// conv_1d
module conv_1d #(
    parameter DATA_WIDTH  = 8,
    parameter KERNEL_SIZE = 16
) (
    input logic clk,
    input logic arst_n,
    input  logic [DATA_WIDTH-1:0] signal_data,
    input  logic                  signal_vld,
    input  logic                  signal_last,
    output logic                  signal_rdy,
    input  logic [KERNEL_SIZE*DATA_WIDTH-1:0] kernel,
    output logic [DATA_WIDTH*2+$clog2(KERNEL_SIZE)-1:0] result_data,
    output logic                    result_vld,
    output logic                    result_last,
    input  logic                    result_rdy
);
clock: 3.54 ns
lec_check: 0
abc_area: 1
cap_margin: 10
core_margin: 2
core_utilization: 72
cts_cluster_diameter: 256
cts_cluster_size: 34
gpl_routability_driven: 0
gpl_timing_driven: 1
hold_slack_margin: 0.24
min_routing_layer: met1
place_density: 0.64
slew_margin: 20
tns_end_percent: 80
run.sh (not shown) runs the stock make flow with config.mk's settings and CLKGATE_MAP_FILE=.
The starting point failed in global routing (5_1_grt) on ODB-0269.
Rerun with:
ABC_AREA = not set   (was 1)
CAP_MARGIN = 20   (was 10)
CORE_UTILIZATION = 57   (was 72)
CTS_CLUSTER_DIAMETER = not set   (was 256)
CTS_CLUSTER_SIZE = not set   (was 34)
GPL_ROUTABILITY_DRIVEN = not set   (was 0)
GPL_TIMING_DRIVEN = not set   (was 1)
HOLD_SLACK_MARGIN = not set   (was 0.24)
MIN_ROUTING_LAYER = not set   (was met1)
PLACE_DENSITY = not set   (was 0.64)
TNS_END_PERCENT = 5   (was 80)
clock period = 4.83 ns   (was 3.54 ns; I/O delays follow)
Result: With this change the flow reached the layout checks and failed them: negative setup slack. Area after synthesis falls by about 4%. Synthesized cell count falls by 21%. Die area rises by about 20%.
Rerun with:
CORE_UTILIZATION = 70   (was 57)
TNS_END_PERCENT = not set   (was 5)
clock period = 5.26 ns   (was 4.83 ns; I/O delays follow)
Result: The new run finished but fails on negative setup slack. Utilization goes up by 12 points.
Rerun with:
CAP_MARGIN = 10   (was 20)
CORE_ASPECT_RATIO = 0.71   (was not set)
CORE_UTILIZATION = 72   (was 70)
CTS_CLUSTER_SIZE = 100   (was not set)
SETUP_SLACK_MARGIN = 0.71   (was not set)
TNS_END_PERCENT = 75   (was not set)
The changed run completed and failed the layout checks on negative setup slack.
Fmax is about the same.
Clock skew hardly moves.
Cell count falls by 0.49%.
Via count rises by 2.0%.
Sequential cell count stays the same.
Critical path depth is unchanged.
Clock-buffer cell count rises by 9.
Design area rises by 1.7%.
First-iteration DRC count rises by 30%.
Rerun with:
CAP_MARGIN = 20   (was 10)
CORE_ASPECT_RATIO = not set   (was 0.71)
CTS_CLUSTER_SIZE = 15   (was 100)
SETUP_SLACK_MARGIN = 0.81   (was 0.71)
TNS_END_PERCENT = not set   (was 75)
clock period = 5.61 ns   (was 5.26 ns; I/O delays follow)
Outcome: Now the flow finished clean. Sequential share of layout area goes up by 0.29 points. Final area fell by 1.9%. Wire length goes down by about 4%. Setup slack is better by 0.26 ns. Area after synthesis does not change. Die area is about the same.

## run A
conv_1d again, from the RTL that the note above started with.
export LEC_CHECK = 0
export ABC_AREA = 0
export CAP_MARGIN = 10
export CELL_PAD_IN_SITES_DETAIL_PLACEMENT = 2
export CORE_ASPECT_RATIO = 1.69
export CORE_MARGIN = 10
export CORE_UTILIZATION = 31
export CTS_CLUSTER_DIAMETER = 256
export CTS_CLUSTER_SIZE = 13
export GPL_ROUTABILITY_DRIVEN = 0
export GPL_TIMING_DRIVEN = 1
export MAX_ROUTING_LAYER = met4
export MIN_ROUTING_LAYER = met1
export PLACE_DENSITY_LB_ADDON = 0.15
export SETUP_SLACK_MARGIN = 0.99
export SLEW_MARGIN = 10
export TNS_END_PERCENT = 35
create_clock -name core_clock -period 3.45 [get_ports {clk}]
The layout from run A, despite a flow that completed every stage, fails the layout checks, with the failing checks listed as negative setup slack.
Changes in run B relative to run A:
- CAP_MARGIN changed from 10 to 20
- GPL_ROUTABILITY_DRIVEN removed (was 0)
- CORE_UTILIZATION changed from 31 to 50
- GPL_TIMING_DRIVEN removed (was 1)
- MAX_ROUTING_LAYER removed (was met4)
- SLEW_MARGIN changed from 10 to 20
- CORE_MARGIN changed from 10 to 2
- CELL_PAD_IN_SITES_DETAIL_PLACEMENT removed (was 2)
- TNS_END_PERCENT changed from 35 to 5
- ABC_AREA removed (was 0)
- CORE_ASPECT_RATIO removed (was 1.69)
- CTS_CLUSTER_SIZE removed (was 13)
- CTS_CLUSTER_DIAMETER removed (was 256)
- PLACE_DENSITY_LB_ADDON removed (was 0.15)
- SETUP_SLACK_MARGIN removed (was 0.99)
- MIN_ROUTING_LAYER removed (was met1)
- the clock period (ns, I/O delays scaled along) changed from 3.45 to 3.25
Results
Complete run, failing final checks: run B, reason negative setup slack.
Setup WNS run A -> run B: better
| number of hold buffers added after cts | run A vs run B | ≈ equal |
On clock input transition at the sequential cells of the worst setup and hold paths, run A tracks run B almost exactly.
As of run B, setup-violating endpoint count in the final report had risen slightly compared to run A.
From run A to run B the numbers moved as follows: placed wire-length estimate after detailed placement shrank by about 30%; final area shrank by 3700 um^2; first-pass GRT wire length shrank by 26%.
Routed wire length: run B vs run A down 31%
First element of the critical path = products_buf[130]$_DFF_PN0_: run A; first element of the critical path = products_buf[98]$_DFF_PN0_: run B
Run B has signal arrival time at the worst endpoint below what run A had.
Sequential share of layout area ended up 0.75 points higher on run B than on run A.
The following lists how run C was set up differently from run B:
- TNS_END_PERCENT: 5 -> unset
- SETUP_SLACK_MARGIN: unset -> 0.71
- CORE_ASPECT_RATIO: unset -> 0.71
- CORE_UTILIZATION: 50 -> 72
- the clock period (ns, I/O delays scaled along): 3.25 -> 5.26
NOTE: fraction of the cycle the final worst path needs in run C falls short of that of run B. Summary of the comparison: count of buffers added by post-CTS timing repair for setup is higher in run C, relative to run B. Diff run B -> run C | final worst-path setup slack | increase of 1.81 ns. Initial core utilization in run C is 22 points above run B. Run C vs. run B: number of design-rule violations left by the first detailed-router iteration increased 892. The layout from run C, despite a flow that completed every stage, fails the layout checks, with the failing checks listed as negative setup slack.
Changes in run D relative to run C:
- CORE_UTILIZATION now 59, was 72
- CORE_ASPECT_RATIO no longer set, was 0.71
- SETUP_SLACK_MARGIN no longer set, was 0.71
- the clock period (ns, I/O delays scaled along) now 5.78, was 5.26
==> comparison <==
Run D completed; timing, DRC and antenna clean. Die size: run D and run C compared, higher one is run D. For worst hold slack, run D and run C come out practically identical. Any difference in sequential cell area between run C and run D is small enough to ignore. Run D ends up with a post-detailed-route wirelength per cell that is 6.2% lower than in run C. Slew at the pin closest to its max-slew limit | run D below run C.
The following lists how run E was set up differently from run D:
- an added SETUP_SLACK_MARGIN of 0.68
- an added CTS_CLUSTER_SIZE of 24
- a change of CORE_UTILIZATION from 59 to 72
- a change of the clock period (ns, I/O delays scaled along) from 5.78 to 5.21
==> comparison <==
On filler-free cell count of the finished design, run D tracks run E almost exactly.
In run E the implementation completed, yet the final layout does not meet the checks, the culprit being negative setup slack.
Of run D and run E, the lower count of buffering cells on the critical path with inverters included belongs to run D.
The post-detailed-route wirelength per cell reported for run E is greater than that of run D by 1.2 um.
diff inputs: run E => run F
- a change of CORE_UTILIZATION from 72 to 40
- a deleted CTS_CLUSTER_SIZE that had been 24
- a deleted SETUP_SLACK_MARGIN that had been 0.68
- a change of the clock period (ns, I/O delays scaled along) from 5.21 to 5.78
==> results <==
- Going from run E to run F, hold slack rose by 0.063 ns, cell area fell by 3.3%, first-pass iteration count of the detailed router fell by 1.
- Of run E and run F, just one finished clean: run F.
- In run E the implementation ran to completion but is not tape-out ready, as the final checks report negative setup slack.

Starting RTL as in the previous note.
Design conv_1d, start of the top module:
module conv_1d #(
    parameter DATA_WIDTH  = 8,
    parameter KERNEL_SIZE = 16
) (
    input logic clk,
    input logic arst_n,
    input  logic [DATA_WIDTH-1:0] signal_data,
    input  logic                  signal_vld,
    input  logic                  signal_last,
    output logic                  signal_rdy,
    input  logic [KERNEL_SIZE*DATA_WIDTH-1:0] kernel,
    output logic [DATA_WIDTH*2+$clog2(KERNEL_SIZE)-1:0] result_data,
    output logic                    result_vld,
    output logic                    result_last,
    input  logic                    result_rdy
);
Settings: LEC_CHECK=0, CAP_MARGIN=5, CELL_PAD_IN_SITES_DETAIL_PLACEMENT=0, CELL_PAD_IN_SITES_GLOBAL_PLACEMENT=2, CORE_MARGIN=2, CORE_UTILIZATION=28, GPL_ROUTABILITY_DRIVEN=0, MIN_ROUTING_LAYER=met2, PLACE_DENSITY_LB_ADDON=0.03, SLEW_MARGIN=20; clock period 7.49 ns.
The starting point ran to the end with no violations.
Edit:
==> flow/config.mk (replaced) <==
export PLATFORM = sky130hd
export DESIGN_NAME = conv_1d
export DESIGN_NICKNAME = conv_1d
export VERILOG_FILES = /design/flow/design.v
export SDC_FILE = /design/flow/constraint.sdc
export NUM_CORES = 4
export LEC_CHECK = 0
export CAP_MARGIN = 20
export CORE_MARGIN = 2
export CORE_UTILIZATION = 70
export SETUP_SLACK_MARGIN = 1.36
export SLEW_MARGIN = 20
==> flow/constraint.sdc (replaced) <==
create_clock -name core_clock -period 4.74 [get_ports {clk}]
set_input_delay 0.9480 -clock core_clock [delete_from_list [all_inputs] [get_ports {clk}]]
set_output_delay 0.9480 -clock core_clock [all_outputs]
set_load 0.01 [all_outputs]
Result: With this change the flow completed, yet does not pass: setup timing. Routed wire length came out lower by 6.7%. Count of clock-buffer cells in the layout drops by 27. Via count drops by 14%. First-iteration DRC count decreases by 14%. Worst setup slack degrades by 2.0 ns. Cell area rises by 12%. Die area went down by 60%. Utilization increases by 58 points.
Edit:
--- a/flow/config.mk
+++ b/flow/config.mk
@@ -10,2 +10,3 @@
-export CORE_UTILIZATION = 70
-export SETUP_SLACK_MARGIN = 1.36
+export CORE_UTILIZATION = 72
+export PLACE_DENSITY = 0.92
+export SETUP_SLACK_MARGIN = -0.02
==> flow/constraint.sdc (replaced) <==
create_clock -name core_clock -period 5.62 [get_ports {clk}]
set_input_delay 1.1240 -clock core_clock [delete_from_list [all_inputs] [get_ports {clk}]]
set_output_delay 1.1240 -clock core_clock [all_outputs]
set_load 0.01 [all_outputs]
After rerunning:
- The changed run completed, yet does not pass: setup timing
- core utilization came out lower by 8.5 points
- design area came out lower by 13%
- die area came out lower by 2.7%
- non-clock buffer count came out lower by 653
- global-route usage came out higher by 3.5 points
- maximum frequency came out lower by 18%
- worst setup slack gets worse by 0.35 ns
- final cell count came out lower by 9.5%
- clock-buffer cell count came out higher by 8
- routed wire length came out higher by 11%
Edit:
--- a/flow/config.mk
+++ b/flow/config.mk
@@ -10,3 +10 @@
-export CORE_UTILIZATION = 72
-export PLACE_DENSITY = 0.92
-export SETUP_SLACK_MARGIN = -0.02
+export CORE_UTILIZATION = 70
==> flow/constraint.sdc (replaced) <==
create_clock -name core_clock -period 5.17 [get_ports {clk}]
set_input_delay 1.0340 -clock core_clock [delete_from_list [all_inputs] [get_ports {clk}]]
set_output_delay 1.0340 -clock core_clock [all_outputs]
set_load 0.01 [all_outputs]
Outcome: The new run finished with setup timing left. Routed wire length falls by 25%. Global-route usage falls by 7.6 points. Maximum frequency rises by 21%.
Edit:
--- a/flow/config.mk
+++ b/flow/config.mk
@@ -10 +10 @@
-export CORE_UTILIZATION = 70
+export CORE_UTILIZATION = 40
==> flow/constraint.sdc (replaced) <==
create_clock -name core_clock -period 6.0 [get_ports {clk}]
set_input_delay 1.2000 -clock core_clock [delete_from_list [all_inputs] [get_ports {clk}]]
set_output_delay 1.2000 -clock core_clock [all_outputs]
set_load 0.01 [all_outputs]
The new run completed with no timing, DRC or antenna violations; die area is higher by well over a third; maximum frequency shrinks by a few percent; via count falls by a few percent.
Edit:
--- a/flow/config.mk
+++ b/flow/config.mk
@@ -7,0 +8 @@
+export ABC_AREA = 1
@@ -9 +10,2 @@
-export CORE_MARGIN = 2
+export CELL_PAD_IN_SITES_GLOBAL_PLACEMENT = 1
+export CORE_MARGIN = 10
@@ -11 +13,5 @@
-export SLEW_MARGIN = 20
+export HOLD_SLACK_MARGIN = -0.03
+export PLACE_DENSITY_LB_ADDON = 0.16
+export SETUP_SLACK_MARGIN = 0.53
+export SLEW_MARGIN = 40
+export TNS_END_PERCENT = 40
What happened: Worst setup slack improves by 0.40 ns; design area came out higher by 1.9%; fmax came out higher by about 8%; utilization decreases by 1.1 points; worst hold slack is about the same.
